## run A
Design URP_PCIE_RX_DATA_LINK_LAYER, start of the top module:
module URP_PCIE_RX_DATA_LINK_LAYER (
    input   logic                   clk,
    input   logic                   rst_n,
    input   logic   [267:0]         tlp_data_i,  
    input   logic                   tlp_data_valid_i,  
    output  logic                   tlp_data_ready_o,  
    output  logic   [31:0]          dllp_o,  
    output  logic                   dllp_valid_o,  
    input   logic                   dllp_read_i,  
    output  logic   [223:0]         tlp_data_o,  
    output  logic                   tlp_data_valid_o,  
    input   logic                   tlp_data_ready_i  
);
Size: about 4300 cells after synthesis, about 250 flip-flops, about 530 I/O pins.
clock: 29.0 ns
lec_check: 0
abc_area: 1
cap_margin: 20
cell_pad_in_sites_detail_placement: 1
cell_pad_in_sites_global_placement: 2
core_margin: 3
core_utilization: 53
cts_cluster_size: 78
hold_slack_margin: 0.3
min_routing_layer: met2
place_density_lb_addon: 0.02
slew_margin: 35
tns_end_percent: 95
run.sh (not shown) runs the stock make flow with config.mk's settings and CLKGATE_MAP_FILE=.
Run A failed in global placement with FLW-0024.
#### Input delta (run B over run A)
Settings: changing CTS_CLUSTER_SIZE from 78 to 45; changing SLEW_MARGIN from 35 to 40; removing CELL_PAD_IN_SITES_DETAIL_PLACEMENT (formerly 1); removing MIN_ROUTING_LAYER (formerly met2); removing CELL_PAD_IN_SITES_GLOBAL_PLACEMENT (formerly 2); changing CORE_MARGIN from 3 to 2; removing HOLD_SLACK_MARGIN (formerly 0.3); changing CORE_UTILIZATION from 53 to 72; removing TNS_END_PERCENT (formerly 95); setting PLACE_DENSITY to 0.93 for the first time; setting MAX_ROUTING_LAYER to met4 for the first time; removing PLACE_DENSITY_LB_ADDON (formerly 0.02); setting CTS_CLUSTER_DIAMETER to 398 for the first time.
### Flow results
No final results exist for run B, since it was stopped by error DPL-0038 during detailed placement.
In run B relative to run A, die boundary width had gone down by more than 10%.
From run B to run A, post-synthesis sequential area ratio did not move at all.
Run B against run A: synthesized area ~0 delta; post-synthesis simple-gate area fraction ~0 delta.
Reported for run A and run B, average instance area after synthesis turned out identical to the last digit.
Re share of the core filled by cells before placement: run A was lower than run B.
Going from run A to run B, number of cell rows now smaller, total core area fell 18000 um2, die size -27%, vertical die dimension decreased by 15% relative to the old numbers.
#### Input delta (run C over run B)
Settings: a deleted ABC_AREA that had been 1; a deleted PLACE_DENSITY that had been 0.93; a deleted CTS_CLUSTER_DIAMETER that had been 398; a change of CORE_UTILIZATION from 72 to 57; a deleted MAX_ROUTING_LAYER that had been met4; a deleted CTS_CLUSTER_SIZE that had been 45; a change of SLEW_MARGIN from 40 to 20; a change of the clock period (ns, I/O delays scaled along) from 29.0 to 19.2.
### Flow results
In run C the implementation completed, yet the final layout does not meet the checks, the culprit being setup timing.
Run C ends up with higher area after synthesis than run B does.
Run B has a lower summed standard-cell area reported by yosys than run C.
Comparing run C with run B, the total I/O pin count came out essentially unchanged.
[compare] base=run B new=run C: synthesized instance count now smaller, count of different cell masters after synthesis moved down.
#### Input delta (run D over run C)
Settings: CORE_UTILIZATION now 64, was 57; TNS_END_PERCENT now 25, previously not set; CTS_CLUSTER_SIZE now 99, previously not set; the clock period (ns, I/O delays scaled along) now 33.7, was 19.2.
Findings:
The largest fanout on the critical path in run D sits 5 above the value recorded for run C.
Run D | status: complete | timing, DRC, antenna: pass
Number of post-CTS setup repair buffers was higher in run C than in run D.
Of run C and run D, run C shows the higher final area, with run D below it.
Delta (run D minus run C): wire length of the first global-routing pass fell by 30000 um; fraction of standard cell area that is sequential rose by 3.7 points.
Relative to run D, the following input files were edited for run E:
Settings: a change of CORE_UTILIZATION from 64 to 72; an added CTS_CLUSTER_DIAMETER of 197; an added ABC_AREA of 1.
Notes after the runs:
- Run E got as far as detailed placement, where a tool error ended the run.
- NOTE instance count of the mapped netlist run D->run E increased by more than a quarter
- Yosys stat cell total was lower in run D than in run E.
- Area share of and/or/nand/nor cells after synthesis: run E vs run D up 21 points
- Combined area of all synthesized cells went down slightly going from run D to run E.

URP_PCIE_RX_DATA_LINK_LAYER again, from the RTL that the note above started with.
==> flow/config.mk <==
export PLATFORM = sky130hd
export DESIGN_NAME = URP_PCIE_RX_DATA_LINK_LAYER
export DESIGN_NICKNAME = URP_PCIE_RX_DATA_LINK_LAYER
export VERILOG_FILES = /design/flow/design.v
export SDC_FILE = /design/flow/constraint.sdc
export NUM_CORES = 4
export LEC_CHECK = 0
export ABC_AREA = 1
export CAP_MARGIN = 25
export CELL_PAD_IN_SITES_DETAIL_PLACEMENT = 2
export CELL_PAD_IN_SITES_GLOBAL_PLACEMENT = 3
export CORE_MARGIN = 10
export CORE_UTILIZATION = 22
export CTS_CLUSTER_SIZE = 14
export GPL_ROUTABILITY_DRIVEN = 0
export GPL_TIMING_DRIVEN = 1
export MAX_ROUTING_LAYER = met4
export PLACE_DENSITY_LB_ADDON = 0.01
export SLEW_MARGIN = 20
==> flow/constraint.sdc <==
create_clock -name core_clock -period 29.0 [get_ports {clk}]
set_input_delay 5.8000 -clock core_clock [delete_from_list [all_inputs] [get_ports {clk}]]
set_output_delay 5.8000 -clock core_clock [all_outputs]
set_load 0.01 [all_outputs]
The first run produced a layout that fails on negative setup slack.
Change:
Settings changed: CAP_MARGIN 25 to 20, CELL_PAD_IN_SITES_DETAIL_PLACEMENT 2 to unset, CELL_PAD_IN_SITES_GLOBAL_PLACEMENT 3 to unset, CORE_MARGIN 10 to 3, CORE_UTILIZATION 22 to 53, CTS_CLUSTER_SIZE 14 to 47, GPL_ROUTABILITY_DRIVEN 0 to unset, GPL_TIMING_DRIVEN 1 to unset, HOLD_SLACK_MARGIN set to 0.05, MAX_ROUTING_LAYER met4 to unset, PLACE_DENSITY_LB_ADDON 0.01 to 0.02, SLEW_MARGIN 20 to 10.
The new run finished with negative setup slack left.
Global-route usage increases by 13 points.
Worst setup slack gets worse by 590 ps.
Non-clock buffer count decreases by 205.
Maximum frequency decreases by 1.5%.
Count of clock-buffer cells in the layout decreases by 16.
Via count increases by 2.9%.
Design area decreases by 10%.
Register-to-register slack gets better by 110 ps.
Change:
Settings changed: ABC_AREA 1 to unset, CORE_MARGIN 3 to 2, CORE_UTILIZATION 53 to 58, CTS_CLUSTER_SIZE 47 to unset, HOLD_SLACK_MARGIN 0.05 to unset, PLACE_DENSITY_LB_ADDON 0.02 to unset, SLEW_MARGIN 10 to 20.
Clock period 29.0 ns to 20.3 ns, I/O delays scaled along.
What happened: The new run completed, yet does not pass: negative setup slack; cell count is lower by 24%; setup slack gains 6200 ps; synthesized cell count fell by 32%; utilization falls by 0.67 points; design area drops by 7.8%; via count came out lower by 20%.

Setup of build 82:
Starting RTL as in the previous note.
// URP_PCIE_RX_DATA_LINK_LAYER
module URP_PCIE_RX_DATA_LINK_LAYER (
    input   logic                   clk,
    input   logic                   rst_n,
    input   logic   [267:0]         tlp_data_i,  
    input   logic                   tlp_data_valid_i,  
    output  logic                   tlp_data_ready_o,  
    output  logic   [31:0]          dllp_o,  
    output  logic                   dllp_valid_o,  
    input   logic                   dllp_read_i,  
    output  logic   [223:0]         tlp_data_o,  
    output  logic                   tlp_data_valid_o,  
    input   logic                   tlp_data_ready_i  
);
clock: 28.6 ns
lec_check: 0
cap_margin: 20
core_margin: 2
core_utilization: 40
slew_margin: 20
Build 82 reached the end of the flow, and the finished layout is clean on the timing, DRC and antenna checks.
Input changes introduced in build 58 (baseline for comparison: build 82):
Settings: an added SETUP_SLACK_MARGIN of 0.34; a change of CORE_UTILIZATION from 40 to 58; an added ABC_AREA of 1; an added CTS_CLUSTER_SIZE of 76; a change of the clock period (ns, I/O delays scaled along) from 28.6 to 25.1.
Compared with build 82, build 58 shows a higher final weighted congestion in routability-driven placement. On chip area estimate from yosys synthesis: between build 58 and build 82, it ends up higher for build 82. Post-synthesis xor/xnor area fraction is lower on build 58. Per the comparison of build 58 with build 82, total of cells resized after clock tree synthesis grew by 544, width of the chip went down, synthesized area decreased by about 0.7% relative to the old numbers, distinct cell type count of the synthesized netlist rose by 3.8%. Lower half-perimeter wire length after placement goes to build 58 over build 82. The higher fraction of the mapped netlist area in compound gates came out of build 58. Flow for build 58 halted at 5_1_grt, error code GRT-0232. Build 58 — area inside the core boundary 32% lower, build 82 as reference.
[inputs] build 71 vs build 58
Settings: clearing ABC_AREA, which used to be 1; clearing CTS_CLUSTER_SIZE, which used to be 76; swapping 25.1 for 22.5 in the clock period (ns, I/O delays scaled along).
Notes after the runs:
- Final checks on build 71, whose flow otherwise completed, came back failing, citing setup timing.
- Worst slack after detailed placement: lower on build 58
- Delta (build 71 minus build 58): die area now sits higher; core area now sits higher; vertical die dimension now sits higher.
- In the flow results for build 71 and build 58, the number of library cell types mapped by synthesis is larger on build 58.
- Compare build 71 and build 58 | mux cell area share after synthesis lower: build 58
- Compared with build 58, build 71 shows a cell count listed in synth_stat.txt that is 1400 lower.
- In build 71, synthesized chip area reported by yosys is higher than in build 58.

The RTL this note starts from:
==> flow/design.v <==
module URP_PCIE_CRC32_GEN
#(
    parameter   DATA_WIDTH              = 224,
    parameter   CRC_WIDTH               = 32
)
(
    input   wire    [DATA_WIDTH-1:0]    data_i,
    output  logic   [CRC_WIDTH-1:0]     checksum_o
);
    logic           [DATA_WIDTH-1:0]    dividend;
    logic           [CRC_WIDTH-1:0]     crc_temp;
    always_comb begin
        dividend                            = data_i;
        crc_temp                            = 32'h00000000;
        for (int unsigned i = 0; i < DATA_WIDTH; i = i + 1) begin
            if (crc_temp[CRC_WIDTH-1] != dividend[DATA_WIDTH-1]) begin
                crc_temp                        = (crc_temp << 1) ^ 32'h814141AB;
            end 
            else begin
                crc_temp                        = crc_temp << 1;
            end
            dividend                            = dividend << 1;
        end
    end
    assign  checksum_o                  = crc_temp;   
endmodule
module URP_PCIE_RX_DATA_LINK_LAYER (
    input   logic                   clk,
    input   logic                   rst_n,
    input   logic   [267:0]         tlp_data_i,  
    input   logic                   tlp_data_valid_i,  
    output  logic                   tlp_data_ready_o,  
    output  logic   [31:0]          dllp_o,  
    output  logic                   dllp_valid_o,  
    input   logic                   dllp_read_i,  
    output  logic   [223:0]         tlp_data_o,  
    output  logic                   tlp_data_valid_o,  
    input   logic                   tlp_data_ready_i  
);
    logic [31:0]                lcrc_computed;       
    logic [31:0]                lcrc_received;       
    logic                       lcrc_valid;          
    logic [11:0]                sequence_number;     
    logic [11:0]                sequence_expected;   
    logic                       nak_scheduled_flag; 
    logic                       ack_scheduled_flag;
    logic [31:0]                dllp_data_gen;       
    logic lcrc_valid_o;
    logic [267:0] tlp_data_with_crc;
    logic [235:0] tlp_data_no_crc;
    logic [223:0] tlp_data_reg;
    logic valid;
    URP_PCIE_CRC32_GEN #(
        .DATA_WIDTH(236),   
        .CRC_WIDTH(32)      
    ) lcrc_gen (
        .data_i(tlp_data_i[267:32]),  
        .checksum_o(lcrc_computed)                     
    );
    always_comb begin
        lcrc_valid = 1'b1;
        lcrc_received = tlp_data_i[31:0];   
        if (lcrc_computed == lcrc_received) begin
            lcrc_valid = 1'b1;  
        end else begin
            lcrc_valid = 1'b0;
        end
    end
    always_ff @(posedge clk or negedge rst_n) begin
        if (!rst_n) begin
            sequence_expected <= 12'b0;   
            ack_scheduled_flag <= 1'b0;  
            nak_scheduled_flag <= 1'b0;  
            tlp_data_reg <= 223'b0;
            valid <= 1'b0;
            sequence_number <= 12'b0;
        end else if ( tlp_data_valid_i == lcrc_valid ) begin
            sequence_number = tlp_data_i[267:256];  
            if (sequence_number > sequence_expected) begin
                nak_scheduled_flag <= 1'b1;   
                ack_scheduled_flag <= 1'b0;   
                valid <= 1'b0;
            end else if (sequence_number < sequence_expected) begin
                nak_scheduled_flag <= 1'b0;   
                ack_scheduled_flag <= 1'b1;   
                valid <= 1'b1;
            end else if(sequence_number == sequence_expected) begin  
                tlp_data_reg <= tlp_data_i[255:32];
                valid <= 1'b1;
                sequence_expected <= sequence_expected + 1;  
            end
        end
    end
    always_ff @(posedge clk or negedge rst_n) begin
        if (!rst_n) begin
            dllp_data_gen <= 32'd0;
            dllp_valid_o <= 1'b0;
        end else if (tlp_data_valid_i && lcrc_valid) begin
            if (ack_scheduled_flag) begin  
                dllp_data_gen <= {20'b0,sequence_expected-1};  
                dllp_valid_o <= 1'b1;  
            end else if (nak_scheduled_flag) begin  
                dllp_data_gen <= {3'b0, 1'b1, 16'b0, sequence_expected};  
                dllp_valid_o <= 1'b1;  
            end else begin  
                dllp_valid_o <= 1'b0;  
            end
        end
    end
    assign tlp_data_o = tlp_data_reg;   
    assign tlp_data_valid_o = tlp_data_valid_i && lcrc_valid && valid;  
    assign tlp_data_ready_o = tlp_data_ready_i;  
    assign dllp_o = dllp_data_gen;
endmodule
==> flow/config.mk <==
export PLATFORM = sky130hd
export DESIGN_NAME = URP_PCIE_RX_DATA_LINK_LAYER
export DESIGN_NICKNAME = URP_PCIE_RX_DATA_LINK_LAYER
export VERILOG_FILES = /design/flow/design.v
export SDC_FILE = /design/flow/constraint.sdc
export NUM_CORES = 4
export LEC_CHECK = 0
export CAP_MARGIN = 20
export CORE_ASPECT_RATIO = 0.5
export CORE_MARGIN = 2
export CORE_UTILIZATION = 72
export CTS_CLUSTER_DIAMETER = 396
export CTS_CLUSTER_SIZE = 98
export SLEW_MARGIN = 20
export TNS_END_PERCENT = 5
==> flow/constraint.sdc <==
create_clock -name core_clock -period 11.1 [get_ports {clk}]
set_input_delay 2.2200 -clock core_clock [delete_from_list [all_inputs] [get_ports {clk}]]
set_output_delay 2.2200 -clock core_clock [all_outputs]
set_load 0.01 [all_outputs]
The starting point did not get past detailed placement (3_5_place_dp) (DPL-0038).
Rerun with:
- CORE_ASPECT_RATIO: 0.5 -> not set
- CORE_UTILIZATION: 72 -> 40
- CTS_CLUSTER_DIAMETER: 396 -> not set
- CTS_CLUSTER_SIZE: 98 -> not set
- TNS_END_PERCENT: 5 -> not set
- clock period: 11.1 -> 29.0 ns (I/O delays scaled with it)
What happened: With this change the flow completed without violations. Area after synthesis does not change. Die size is higher by well over a third. Synthesized cell count stays the same.
Rerun with:
- ABC_AREA: not set -> 1
- CORE_UTILIZATION: 40 -> 72
- CTS_CLUSTER_DIAMETER: not set -> 398
- CTS_CLUSTER_SIZE: not set -> 45
- MAX_ROUTING_LAYER: not set -> met4
- PLACE_DENSITY: not set -> 0.36
- SLEW_MARGIN: 20 -> 40
=> The changed run aborted during detailed placement (3_5_place_dp) on DPL-0038; die size drops by well over a third; synthesized area drops slightly; synthesized cell count climbs by well over a third.
Rerun with:
- CORE_UTILIZATION: 72 -> 53
- CTS_CLUSTER_DIAMETER: 398 -> not set
- CTS_CLUSTER_SIZE: 45 -> not set
- HOLD_SLACK_MARGIN: not set -> 0.05
- MAX_ROUTING_LAYER: met4 -> not set
- PLACE_DENSITY: 0.36 -> 0.54
- SLEW_MARGIN: 40 -> 20
Effect: This time the run completed and failed the layout checks on negative setup slack; area after synthesis does not change; synthesized cell count does not change; die area rose by 35%.
Rerun with:
- ABC_AREA: 1 -> not set
- CORE_UTILIZATION: 53 -> 58
- HOLD_SLACK_MARGIN: 0.05 -> not set
- PLACE_DENSITY: 0.54 -> not set
- clock period: 29.0 -> 15.9 ns (I/O delays scaled with it)
Result: This time the run never finished: it broke off in global routing (5_1_grt), error GRT-0116; die area fell by a little under a tenth; synthesized area increases slightly; synthesized cell count decreases by a quarter to a third.
